==> flow/design.v (excerpt) <==
module arkanoid_audio
(
	input                clk_48m,
	input                reset,       
	input          [9:0] sound_raw,   
	input                pause,
	input                vol_boost,
	output signed [15:0] sound
);
make LEC_CHECK=0 CAP_MARGIN=20 CELL_PAD_IN_SITES_DETAIL_PLACEMENT=0 CELL_PAD_IN_SITES_GLOBAL_PLACEMENT=0 CORE_ASPECT_RATIO=0.89 CORE_MARGIN=2 CORE_UTILIZATION=71 CTS_CLUSTER_SIZE=77 GPL_ROUTABILITY_DRIVEN=1 HOLD_SLACK_MARGIN=0.12 MAX_ROUTING_LAYER=met4 MIN_ROUTING_LAYER=met1 PLACE_DENSITY_LB_ADDON=0.07 SLEW_MARGIN=40 finish   # period 6.35 ns
run.sh (not shown) runs the stock make flow with config.mk's settings and CLKGATE_MAP_FILE=.
The baseline finished with negative setup slack left.
Next try:
Settings changed: CELL_PAD_IN_SITES_GLOBAL_PLACEMENT 0 to unset, CORE_UTILIZATION 71 to 72, CTS_CLUSTER_SIZE 77 to 25, GPL_ROUTABILITY_DRIVEN 1 to 0, HOLD_SLACK_MARGIN 0.12 to -0.08, PLACE_DENSITY_LB_ADDON 0.07 to 0.01.
Clock period 6.35 ns to 8.89 ns, I/O delays scaled along.
The changed run reached the layout checks and failed them: negative setup slack.
Wire length goes down by 12%.
Design area shrinks by 8.1%.
Non-clock buffer count falls by 241.
Clock power fell by 32%.
Sequential share of layout area is higher by 0.67 points.
Clock skew came out lower by 0.0097 ns.
Clock-buffer cell count stays the same.
Synthesized area stays the same.
Next try:
Settings changed: CTS_CLUSTER_DIAMETER set to 27, SETUP_SLACK_MARGIN set to 2.18.
- The new run finished but fails on negative setup slack
- cell area increases by 1.9%
- total power increases by 8.3%
- critical path depth drops by 2
- core utilization went up by 1.6 points
Next try:
Settings changed: CORE_MARGIN 2 to 7, CORE_UTILIZATION 72 to 20, CTS_CLUSTER_DIAMETER 27 to unset, CTS_CLUSTER_SIZE 25 to 55, HOLD_SLACK_MARGIN -0.08 to 0.12, MIN_ROUTING_LAYER met1 to met2, PLACE_DENSITY_LB_ADDON 0.01 to 0.09, SETUP_SLACK_MARGIN 2.18 to unset.
After rerunning:
- The changed run finished with negative setup slack left
- clock power grows by a little under a tenth
- global-route usage falls by 22 points
- clock skew rises by 0.011 ns
- die area came out higher to 3.7 times its value
Next try:
Settings changed: CORE_UTILIZATION 20 to 65, CTS_CLUSTER_DIAMETER set to 292, CTS_CLUSTER_SIZE 55 to 100, HOLD_SLACK_MARGIN 0.12 to unset, MIN_ROUTING_LAYER met2 to met1, PLACE_DENSITY set to 0.64, PLACE_DENSITY_LB_ADDON 0.09 to unset.
=> The changed run ran to the end with violations: negative setup slack; die area falls by 67%; clock skew drops by 0.015 ns; worst hold slack stays flat; global-route usage increases by 11 points; synthesized area stays the same; final cell count drops by 26%; synthesized cell count is unchanged; register-to-register slack stays flat; via count went down by 29%; wire length falls by 22%.
Next try:
Settings changed: CORE_MARGIN 7 to 2, CORE_UTILIZATION 65 to 72, CTS_CLUSTER_DIAMETER 292 to unset, CTS_CLUSTER_SIZE 100 to 80, HOLD_SLACK_MARGIN set to -0.08, PLACE_DENSITY 0.64 to 0.39, SLEW_MARGIN 40 to 0.
Effect: The changed run ran to the end with violations: negative setup slack; design area stays flat; combinational power is about the same; die area shrinks by about a fifth; area after synthesis stays the same; non-clock buffer count grows by 7; sequential share of layout area is about the same; total power grows slightly; setup slack got worse by 0.072 ns.


rev 12:
Starting RTL as in the previous note.
Settings: LEC_CHECK=0, CAP_MARGIN=20, CELL_PAD_IN_SITES_DETAIL_PLACEMENT=1, CELL_PAD_IN_SITES_GLOBAL_PLACEMENT=3, CORE_MARGIN=8, CORE_UTILIZATION=54, CTS_CLUSTER_SIZE=90, GPL_ROUTABILITY_DRIVEN=0, PLACE_DENSITY_LB_ADDON=0.16, SETUP_SLACK_MARGIN=-1.72, SLEW_MARGIN=10, TNS_END_PERCENT=5; clock period 20.0 ns.
Rev 12 did not make it past 3_1_place_gp_skip_io, where a tool error ended it.
Here is what was changed in the inputs of rev 13 compared with rev 12.
Settings: CELL_PAD_IN_SITES_GLOBAL_PLACEMENT removed (was 3); PLACE_DENSITY_LB_ADDON removed (was 0.16); CORE_MARGIN changed from 8 to 2; CTS_CLUSTER_DIAMETER newly set to 399; CTS_CLUSTER_SIZE changed from 90 to 100; CORE_UTILIZATION changed from 54 to 67; SETUP_SLACK_MARGIN changed from -1.72 to 0.34; TNS_END_PERCENT removed (was 5); SLEW_MARGIN changed from 10 to 20; CELL_PAD_IN_SITES_DETAIL_PLACEMENT removed (was 1); GPL_ROUTABILITY_DRIVEN removed (was 0).
### Flow results
Among rev 12 and rev 13, the run that stopped before the end is rev 12, and it is the only one.
Comparing rev 12 against rev 13, there is no change at all in cell area after technology mapping.
Rev 13 against rev 12: synthesized cell count stayed essentially flat, initial standard-cell utilization of the core rose by 14 points.
Going from rev 12 to rev 13, the die span in x was found to have gone down by 15%.
Sort rev 13 and rev 12 by area of the core, descending, and rev 12 comes first.
Between rev 13 and rev 12, the difference in Yosys chip area is negligible.
Between rev 13 and rev 12, the die height is higher for rev 12.
The unique cell type count in the Yosys netlist was comparable across rev 13 and rev 12.


== run 1 ==
The RTL this note starts from:
==> flow/design.v <==
module jt49_dcrm2 #(parameter sw=8) (
    input                clk,
    input                cen,
    input                rst,
    input         [sw-1:0]  din,
    output signed [sw-1:0]  dout
);
localparam dw=10;  
reg  signed [sw+dw:0] integ, exact, error;
reg  signed [sw:0] pre_dout;
reg signed [sw:0] q;
always @(*) begin
    exact = integ+error;
    q = exact[sw+dw:dw];
    pre_dout  = { 1'b0, din } - q;
end
assign dout = pre_dout[sw-1:0];
always @(posedge clk)
    if( rst ) begin
        integ <= {sw+dw+1{1'b0}};
        error <= {sw+dw+1{1'b0}};
    end else if( cen ) begin
        integ <= integ + pre_dout;  
        error <= exact-{q, {dw{1'b0}}};
    end
endmodule
module iir_1st_order
#(
	parameter COEFF_WIDTH = 18,
	parameter COEFF_SCALE = 15,
	parameter DATA_WIDTH  = 16,
	parameter COUNT_BITS  = 10
)
(
	input clk,
	input reset,
	input [COUNT_BITS - 1 : 0] div,
	input signed [COEFF_WIDTH - 1 : 0] A2, B1, B2,
   input signed [DATA_WIDTH - 1 :0] in,
   output [DATA_WIDTH - 1:0] out
);
	reg signed [DATA_WIDTH-1:0] x0,x1,y0;
	reg signed [DATA_WIDTH + COEFF_WIDTH - 1 : 0] out32;
	reg [COUNT_BITS - 1:0] count;
	assign out = y0;
	always @ (*) begin
		out32 <= (B1*x0 + B2*x1) - A2*y0;  
	end
	always @ (posedge clk) begin
		if(reset) begin
			count <= 0;
			x0 <= 0;
			x1 <= 0;
			y0 <= 0;
		end
		else begin
			count <= count + 1'd1;
			if (count == div - 1) begin
					count <= 0;
					y0 <= {out32[DATA_WIDTH + COEFF_WIDTH - 1] , out32[COEFF_SCALE + DATA_WIDTH - 2 : COEFF_SCALE]};
					x1 <= x0;
					x0 <= in;
			end
		end
	end
endmodule  
module iir_2nd_order
#(
	parameter COEFF_WIDTH = 18,
	parameter COEFF_SCALE = 14,
	parameter DATA_WIDTH  = 16,
	parameter COUNT_BITS  = 10
)
(
	input clk,
	input reset,
	input [COUNT_BITS - 1 : 0] div,
	input signed [COEFF_WIDTH - 1 : 0] A2, A3, B1, B2, B3,
   input signed [DATA_WIDTH - 1 : 0] in,
   output [DATA_WIDTH - 1 : 0] out
);
	reg signed [DATA_WIDTH-1 : 0] x0,x1,x2;
	reg signed [DATA_WIDTH-1 : 0] y0,y1;
	reg signed [(DATA_WIDTH + COEFF_WIDTH - 1) : 0] out32;
	reg [COUNT_BITS : 0] count;
	assign out = y0;
	always @ (*) begin
		out32 <= (B1*x0 + B2*x1 + B3*x2) - (A2*y0 + A3*y1);  
	end
	always @ (posedge clk) begin
		if(reset) begin
			count <=  0;
			x0 <= 0;
			x1 <= 0;
			x2 <= 0;
			y0 <= 0;
			y1 <= 0; 
		end
		else begin
			count <= count + 1'd1;
			if (count == div - 1) begin
					count <= 0;
					y1 <= y0;
					y0 <= {out32[DATA_WIDTH + COEFF_WIDTH - 1] , out32[(DATA_WIDTH + COEFF_SCALE - 2) : COEFF_SCALE]};
					x2 <= x1;
					x1 <= x0;
					x0 <= in;
			end
		end
	end
endmodule  
module arkanoid_lpf(
	input clk,
	input reset,
	input signed [15:0] in,
	output signed [15:0] out);
	wire [9:0] div = 10'd256;  
	wire signed [17:0] A2;
	wire signed [17:0] B2;
	wire signed [17:0] B1;
	wire signed [15:0] audio_post_lpf1;
	assign A2 = -18'd18211;
	assign B1 = 18'd7278;
	assign B2 = 18'd7278;
	iir_1st_order lpf6db(.clk(clk),
								.reset(reset),
								.div(div),
								.A2(A2),
								.B1(B1),
								.B2(B2),
								.in(in),
								.out(audio_post_lpf1)); 
	assign out = audio_post_lpf1;
endmodule
module arkanoid_audio
(
	input                clk_48m,
	input                reset,       
	input          [9:0] sound_raw,   
	input                pause,
	input                vol_boost,
	output signed [15:0] sound
);
reg [8:0] div;
always @(posedge clk_48m) begin
	if(!reset)
		div <= 9'd0;
	else
		div <= div + 9'd1;
end
wire dcrm_cen = !div;
wire signed [15:0] sound_dcrm;
jt49_dcrm2 #(16) dcrm
(
	.clk(clk_48m),
	.cen(dcrm_cen),
	.rst(~reset),
	.din({5'd0, sound_raw}),
	.dout(sound_dcrm)
);
wire signed [15:0] sound_filtered;
arkanoid_lpf lpf
(
	.clk(clk_48m),
	.reset(~reset),
	.in(sound_dcrm),
	.out(sound_filtered)
);
assign sound = pause ? 16'd0 : vol_boost ? (sound_filtered <<< 16'd5) : (sound_filtered <<< 16'd4);
endmodule
clock: 6.35 ns
lec_check: 0
cap_margin: 20
cell_pad_in_sites_detail_placement: 0
cell_pad_in_sites_global_placement: 0
core_aspect_ratio: 0.89
core_margin: 2
core_utilization: 70
cts_cluster_size: 41
gpl_routability_driven: 1
hold_slack_margin: 0.12
max_routing_layer: met4
min_routing_layer: met1
place_density_lb_addon: 0.07
slew_margin: 40
In run 1 the implementation ran to completion but is not tape-out ready, as the final checks report setup timing.
Changes in run 2 relative to run 1:
Settings: CORE_UTILIZATION now 63, was 70; CTS_CLUSTER_SIZE now 55, was 41; CELL_PAD_IN_SITES_GLOBAL_PLACEMENT now 1, was 0.
--- outcome ---
Each of run 1 and run 2 falls short of a clean finish.
In run 1 the implementation completed, yet the final layout does not meet the checks, the culprit being setup timing.
Compared with run 1, run 2 shows post-route cell area lower by 2.3%.
Utilization run 1 -> run 2: down
Run 2 -> run 1: simple-gate portion of the synthesized area delta 0, exact match
Between run 2 and run 1, the total power after layout is lower for run 2.
Taking run 1 as the reference, in run 2 global-route usage shrank by 9.3 points; part of the total power dissipated in combinational logic has decreased.
Against run 1, run 2 reports a share of the clock period used by the worst path after layout that is lower.
--- input diff run 2..run 3 ---
Settings: swapping 40 for 20 in SLEW_MARGIN; clearing MIN_ROUTING_LAYER, which used to be met1; clearing PLACE_DENSITY_LB_ADDON, which used to be 0.07; clearing CELL_PAD_IN_SITES_GLOBAL_PLACEMENT, which used to be 1; clearing CELL_PAD_IN_SITES_DETAIL_PLACEMENT, which used to be 0; clearing CORE_ASPECT_RATIO, which used to be 0.89; clearing GPL_ROUTABILITY_DRIVEN, which used to be 1; clearing HOLD_SLACK_MARGIN, which used to be 0.12; swapping 63 for 71 in CORE_UTILIZATION; clearing MAX_ROUTING_LAYER, which used to be met4; clearing CTS_CLUSTER_SIZE, which used to be 55; swapping 6.35 for 8.19 in the clock period (ns, I/O delays scaled along).
### Flow results
Run 3 vs run 2 — iteration-0 DRC count of the detailed router climbed by more than a quarter
Cell at the slowest stage of the critical path: sky130_fd_sc_hd__fa_1 -> run 3, sky130_fd_sc_hd__fa_2 -> run 2
Relative to run 2, run 3 degrades maximum frequency from static timing analysis.
Run 3 had finished all stages when the layout checks came back failing, citing setup timing.
Run 3 vs run 2 on clock group share of total power: run 3 is the higher one.
Compared with run 2, run 3 shows power in sequential cells lower by 21%.
Run 2 → run 3: data required time at the worst endpoint shows an increase of 1.86 ns, total wirelength of the detailed-routed design increased by 5200 µm relative to the old numbers.
--- input diff run 3..run 4 ---
Settings: SETUP_SLACK_MARGIN now -1.74, previously not set; CTS_CLUSTER_DIAMETER now 146, previously not set; CORE_UTILIZATION now 67, was 71; CTS_CLUSTER_SIZE now 18, previously not set; the clock period (ns, I/O delays scaled along) now 20.0, was 8.19.
Results
- Run 4 completed; timing, DRC and antenna clean
- On run 4: minimum setup slack after placement is 11.26 ns higher than what run 3 gave.
- Compared with run 3, run 4 shows delay of the slowest critical-path stage higher by 0.11 ns.
- On worst setup slack, the lower figure sits with run 3, not run 4.
- Re detailed-route wire length: run 3 was higher than run 4.
- Run 4 vs run 3 — portion of total power attributed to the clock network dropped 1.0 points.
- Relative to run 3, run 4 degrades die area.
- Taking run 3 as the reference, in run 4 final area lower; met2 routed wirelength fell by about 26%; total power consumption of the routed design lower; total via count in the routed design shrank by 14%.
## Diff of input files: run 5 against run 4
Settings: clearing CTS_CLUSTER_SIZE, which used to be 18; clearing SETUP_SLACK_MARGIN, which used to be -1.74; clearing CTS_CLUSTER_DIAMETER, which used to be 146; swapping 67 for 40 in CORE_UTILIZATION; swapping 20.0 for 10.3 in the clock period (ns, I/O delays scaled along).
Findings:
- Diff run 4..run 5 | post-cts hold-fix buffer tally | unchanged
- | part of the total power dissipated in combinational logic | higher: run 4 |
- Run 5 leaves less setup margin than run 4.
Power is estimated from default activity; no workload was simulated.
